== JK ==
Design synchro, start of the top module:
module synchro(
	input i_clk,
	input i_rst,
	input i_write,
	input[7:0] i_char,
	output o_full,
	output o_check,
	output[14 - 1:0] o_deg
	);
export LEC_CHECK = 0
export ABC_AREA = 0
export CAP_MARGIN = 10
export CELL_PAD_IN_SITES_DETAIL_PLACEMENT = 2
export CELL_PAD_IN_SITES_GLOBAL_PLACEMENT = 2
export CORE_ASPECT_RATIO = 1.08
export CORE_MARGIN = 2
export CORE_UTILIZATION = 37
export CTS_CLUSTER_DIAMETER = 49
export CTS_CLUSTER_SIZE = 91
export GPL_ROUTABILITY_DRIVEN = 0
export MAX_ROUTING_LAYER = met5
export SETUP_SLACK_MARGIN = 0.24
export SLEW_MARGIN = 40
create_clock -name core_clock -period 10.0 [get_ports {i_clk}]
run.sh (not shown) runs the stock make flow with config.mk's settings and CLKGATE_MAP_FILE=.
In summary, JK completed successfully, with a layout that passed the timing, design-rule and antenna checks.
For MS, these inputs were changed with respect to JK:
- clearing GPL_ROUTABILITY_DRIVEN, which used to be 0
- clearing CTS_CLUSTER_DIAMETER, which used to be 49
- clearing CELL_PAD_IN_SITES_GLOBAL_PLACEMENT, which used to be 2
- swapping 10 for 20 in CAP_MARGIN
- swapping 40 for 20 in SLEW_MARGIN
- clearing CTS_CLUSTER_SIZE, which used to be 91
- clearing CELL_PAD_IN_SITES_DETAIL_PLACEMENT, which used to be 2
- clearing MAX_ROUTING_LAYER, which used to be met5
- clearing SETUP_SLACK_MARGIN, which used to be 0.24
- clearing CORE_ASPECT_RATIO, which used to be 1.08
- clearing ABC_AREA, which used to be 0
- swapping 37 for 67 in CORE_UTILIZATION
- swapping 10.0 for 4.81 in the clock period (ns, I/O delays scaled along)
==> comparison <==
- JK ended with every stage complete and zero timing, DRC or antenna violations.
- MS: all stages done; final checks FAILED (setup timing).
- Comparing MS against JK, there is no change at all in synthesized area.
- On via total after detailed routing, the higher figure sits with MS, not JK.
- Compare JK and MS | sequential share of layout area higher: JK
- Compared with JK, MS shows a design area that is 0.0010 mm^2 higher.
- Relative to JK, total power divided by cell area has gone up in MS.
- NOTE: sequential group share of total power in MS exceeds that of JK
- NOTE aggregate routed wire length JK->MS decreased by more than 10%
- On MS: final cell count is 5.6% lower than what JK gave.
- The setup slack of MS is smaller than that of JK.

amber:
Starting RTL as in the previous note.
Settings: LEC_CHECK=0, CAP_MARGIN=20, CORE_MARGIN=2, CORE_UTILIZATION=72, CTS_CLUSTER_DIAMETER=28, PLACE_DENSITY_LB_ADDON=0.0, SETUP_SLACK_MARGIN=1.5, SLEW_MARGIN=20; clock period 5.69 ns.
Every stage of amber finished as expected; the final checks, on the other hand, flagged setup timing, which means the layout fails.
Setup changes, amber to juniper
Settings: CTS_CLUSTER_DIAMETER: 28 -> unset; PLACE_DENSITY: unset -> 0.35; HOLD_SLACK_MARGIN: unset -> 0.29; PLACE_DENSITY_LB_ADDON: 0.0 -> unset; SETUP_SLACK_MARGIN: 1.5 -> 1.36; ABC_AREA: unset -> 0; the clock period (ns, I/O delays scaled along): 5.69 -> 4.81.
Findings:
- FAIL juniper @ global routing: tool exited with error
- Taking amber as the reference, in juniper synthesized-area fraction occupied by and/or/nand/nor cells was more or less identical, clock buffer count from CTS went down by 55%.
- Detailed-placement wirelength estimate ends up lower on amber.
What pepper does differently from juniper at the input level:
Settings: HOLD_SLACK_MARGIN: 0.29 -> unset; ABC_AREA: 0 -> unset; PLACE_DENSITY: 0.35 -> unset; CTS_CLUSTER_SIZE: unset -> 95; PLACE_DENSITY_LB_ADDON: unset -> 0.22; SETUP_SLACK_MARGIN: 1.36 -> unset; CORE_UTILIZATION: 72 -> 40; the clock period (ns, I/O delays scaled along): 4.81 -> 10.0.
[summary]
- Floorplan die width: lower on juniper
- pepper finished end to end and its layout was clean on timing, DRC and antenna.
- Number of placement rows went up by more than a quarter going from juniper to pepper.
- NOTE cell count after placement juniper->pepper increased by a few percent
- Diff juniper -> pepper: post-cts sizing count fell by 176; number of primary I/O pins stayed essentially flat; routability congestion estimate from global placement down 6.1%; total die area +about 80%; number of H-tree branching levels level.
- On setup fix buffers added after clock tree synthesis: between juniper and pepper, it ends up lower for pepper.
- Number of buffers inserted during clock tree synthesis was higher in the run labelled pepper.
No activity file was given, so power comes from the tool's default toggle rates.
